## v53
// buck_v1_0
module buck_v1_0 #(
  parameter model_data_width = 25,
  parameter model_decimal_width = 16
)(
  input aclk, 
  input resetn, 
  input clock_enable,
  input pwm, 
  input signed [model_data_width-1:0] input_voltage,
  input signed [model_data_width-1:0] period_inductor,
  input signed [model_data_width-1:0] period_capacitor,
  input signed [model_data_width-1:0] inverse_resistor,
  output reg signed [model_data_width-1:0] inductor_current,
  output signed [model_data_width-1:0] capacitor_current,
  output signed [model_data_width-1:0] output_current,
  output reg signed [model_data_width-1:0] output_voltage  
);
  wire signed [model_data_width-1:0] voltage_diff;  
  wire signed [(model_data_width*2)-1:0] voltage_diff_intl_2width;  
  wire signed [model_data_width-1:0] voltage_diff_intl;  
  wire signed [(model_data_width*2)-1:0] capacitor_current_intc_2width;  
  wire signed [model_data_width-1:0] capacitor_current_intc;  
  wire signed [(model_data_width*2)-1:0] output_current_2width;  
  assign voltage_diff = pwm? input_voltage - output_voltage: -output_voltage;
  assign voltage_diff_intl_2width = voltage_diff * period_inductor;
  assign voltage_diff_intl = voltage_diff_intl_2width >>> model_decimal_width;
  always @(posedge aclk)
    if (!resetn)
      inductor_current <= 0;
    else 
      if (clock_enable)
        inductor_current <= inductor_current + voltage_diff_intl;
  assign capacitor_current = inductor_current - output_current;
  assign capacitor_current_intc_2width = capacitor_current * period_capacitor;
  assign capacitor_current_intc = capacitor_current_intc_2width >>> model_decimal_width;
  ...
==> flow/config.mk <==
export PLATFORM = sky130hd
export DESIGN_NAME = buck_v1_0
export DESIGN_NICKNAME = buck_v1_0
export VERILOG_FILES = /design/flow/design.v
export SDC_FILE = /design/flow/constraint.sdc
export NUM_CORES = 4
export LEC_CHECK = 0
export ABC_AREA = 1
export CAP_MARGIN = 20
export CORE_ASPECT_RATIO = 1.55
export CORE_MARGIN = 2
export CORE_UTILIZATION = 69
export CTS_CLUSTER_DIAMETER = 400
export CTS_CLUSTER_SIZE = 100
export PLACE_DENSITY = 0.35
export SLEW_MARGIN = 20
export TNS_END_PERCENT = 5
==> flow/constraint.sdc <==
create_clock -name core_clock -period 20.0 [get_ports {aclk}]
set_input_delay 4.0000 -clock core_clock [delete_from_list [all_inputs] [get_ports {aclk}]]
set_output_delay 4.0000 -clock core_clock [all_outputs]
set_load 0.01 [all_outputs]
run.sh (not shown) runs the stock make flow with config.mk's settings and CLKGATE_MAP_FILE=.
v53 ran to completion and came out clean on the timing, DRC and antenna checks.
--- input diff v53..v45 ---
Settings: a deleted CORE_ASPECT_RATIO that had been 1.55; a deleted PLACE_DENSITY that had been 0.35; a deleted TNS_END_PERCENT that had been 5; a change of CORE_UTILIZATION from 69 to 65; a change of CTS_CLUSTER_DIAMETER from 400 to 362; a deleted ABC_AREA that had been 1; a change of the clock period (ns, I/O delays scaled along) from 20.0 to 42.3.
[summary]
- Die outline height, v53 and v45, higher one = v53.
- Taking v45 over v53, the overall die width ratio works out to 1.3.
- Compared with v53, v45 improves via count.
- Comparing v53 and v45, synthesized area is higher on v53.
Changes in v18 relative to v45:
Settings: changing CORE_UTILIZATION from 65 to 72; setting MAX_ROUTING_LAYER to met4 for the first time; changing CTS_CLUSTER_DIAMETER from 362 to 155; removing CTS_CLUSTER_SIZE (formerly 100); changing the clock period (ns, I/O delays scaled along) from 42.3 to 18.3.
[summary]
| v18 | all stages done | FAIL | setup timing |
v45 ran to completion and came out clean on the timing, DRC and antenna checks.
[v18 vs v45] count of instances resized after the clock tree is built: higher in v18
[compare] base=v45 new=v18: measured slew at the worst slew-check pin saw an increase; number of placement rows decreased 6; worst setup slack after placement down 15.93 ns; core utilization increased by 14 points relative to the old numbers.
v18 — signed area change from the synthesized netlist to the final layout 9.4 points higher, v45 as reference
For v59, these inputs were changed with respect to v18:
Settings: CAP_MARGIN changed from 20 to 15; the clock period (ns, I/O delays scaled along) changed from 18.3 to 14.1.
--- outcome ---
- Global-route usage was lower in the run labelled v18.
- Simple-gate share of the synthesized area of v59 is on par with v18.
- Max required arrival time at the worst endpoint across v59 and v18: v18
- v59 leaves less setup margin than v18.
- v59 vs v18: detailed-router iteration count before antenna repair up in v59
- Between v18 and v59, the flow reports cell area increasing by a few percent.
- Routed wirelength normalized by instance count: v59 > v18
- Summary of the comparison: total detailed-routing wirelength is higher in v59, relative to v18.
- v59 ran in full, but the layout does not pass; the checks complain about setup timing.
- Cmp v59 and v18 / buffers plus inverters on the worst setup path / lower: v59

---

The RTL this note starts from:
==> flow/design.v <==
module buck_v1_0 #(
  parameter model_data_width = 25,
  parameter model_decimal_width = 16
)(
  input aclk, 
  input resetn, 
  input clock_enable,
  input pwm, 
  input signed [model_data_width-1:0] input_voltage,
  input signed [model_data_width-1:0] period_inductor,
  input signed [model_data_width-1:0] period_capacitor,
  input signed [model_data_width-1:0] inverse_resistor,
  output reg signed [model_data_width-1:0] inductor_current,
  output signed [model_data_width-1:0] capacitor_current,
  output signed [model_data_width-1:0] output_current,
  output reg signed [model_data_width-1:0] output_voltage  
);
  wire signed [model_data_width-1:0] voltage_diff;  
  wire signed [(model_data_width*2)-1:0] voltage_diff_intl_2width;  
  wire signed [model_data_width-1:0] voltage_diff_intl;  
  wire signed [(model_data_width*2)-1:0] capacitor_current_intc_2width;  
  wire signed [model_data_width-1:0] capacitor_current_intc;  
  wire signed [(model_data_width*2)-1:0] output_current_2width;  
  assign voltage_diff = pwm? input_voltage - output_voltage: -output_voltage;
  assign voltage_diff_intl_2width = voltage_diff * period_inductor;
  assign voltage_diff_intl = voltage_diff_intl_2width >>> model_decimal_width;
  always @(posedge aclk)
    if (!resetn)
      inductor_current <= 0;
    else 
      if (clock_enable)
        inductor_current <= inductor_current + voltage_diff_intl;
  assign capacitor_current = inductor_current - output_current;
  assign capacitor_current_intc_2width = capacitor_current * period_capacitor;
  assign capacitor_current_intc = capacitor_current_intc_2width >>> model_decimal_width;
  always @(posedge aclk)
    if (!resetn)
      output_voltage <= 0;
    else 
      if (clock_enable)
        output_voltage <= output_voltage + capacitor_current_intc;
  assign output_current_2width = output_voltage * inverse_resistor;
  assign output_current = output_current_2width >>> model_decimal_width;
endmodule
clock: 16.1 ns
lec_check: 0
cap_margin: 25
core_aspect_ratio: 1.44
core_margin: 2
core_utilization: 33
cts_cluster_size: 21
gpl_routability_driven: 0
setup_slack_margin: -1.37
slew_margin: 10
tns_end_percent: 15
The starting point produced a layout that fails on setup timing.
Rerun with:
CAP_MARGIN = 20   (was 25)
CORE_ASPECT_RATIO = default   (was 1.44)
CORE_UTILIZATION = 40   (was 33)
CTS_CLUSTER_SIZE = default   (was 21)
GPL_ROUTABILITY_DRIVEN = default   (was 0)
SETUP_SLACK_MARGIN = default   (was -1.37)
SLEW_MARGIN = 20   (was 10)
TNS_END_PERCENT = default   (was 15)
clock period = 25.4 ns   (was 16.1 ns; I/O delays follow)
What happened:
- The new run produced a clean layout
- setup slack improves by 4.9 ns
- non-clock buffer count came out lower by 524
- core utilization came out higher by 4.6 points
- wire length came out lower by 3.8%
- global-route usage came out higher by 3.5 points
Rerun with:
CORE_UTILIZATION = 71   (was 40)
CTS_CLUSTER_DIAMETER = 271   (was default)
CTS_CLUSTER_SIZE = 36   (was default)
clock period = 14.3 ns   (was 25.4 ns; I/O delays follow)
Outcome: Now the flow produced a layout that fails on setup timing; utilization rises by 40 points; flip-flop count is unchanged; final area rises by 9.0%; routed wire length falls by 2.6%; count of clock-buffer cells in the layout is unchanged; sequential share of layout area falls by 0.12 points; clock skew falls by 0.0081 ns; area after synthesis is unchanged; setup slack got worse by 6.5 ns.
Rerun with:
CORE_ASPECT_RATIO = 0.5   (was default)
CORE_UTILIZATION = 40   (was 71)
CTS_CLUSTER_DIAMETER = default   (was 271)
CTS_CLUSTER_SIZE = 11   (was 36)
clock period = 28.0 ns   (was 14.3 ns; I/O delays follow)
After rerunning: The new run finished with timing, DRC and antenna clean. Register-to-register slack improved by 11 ns. Worst hold slack got worse by 0.012 ns. Design area falls by a little under a tenth. Sequential share of layout area rises by 0.12 points. Via count falls by a little under a tenth. Wire length is about the same. Synthesized cell count does not change.
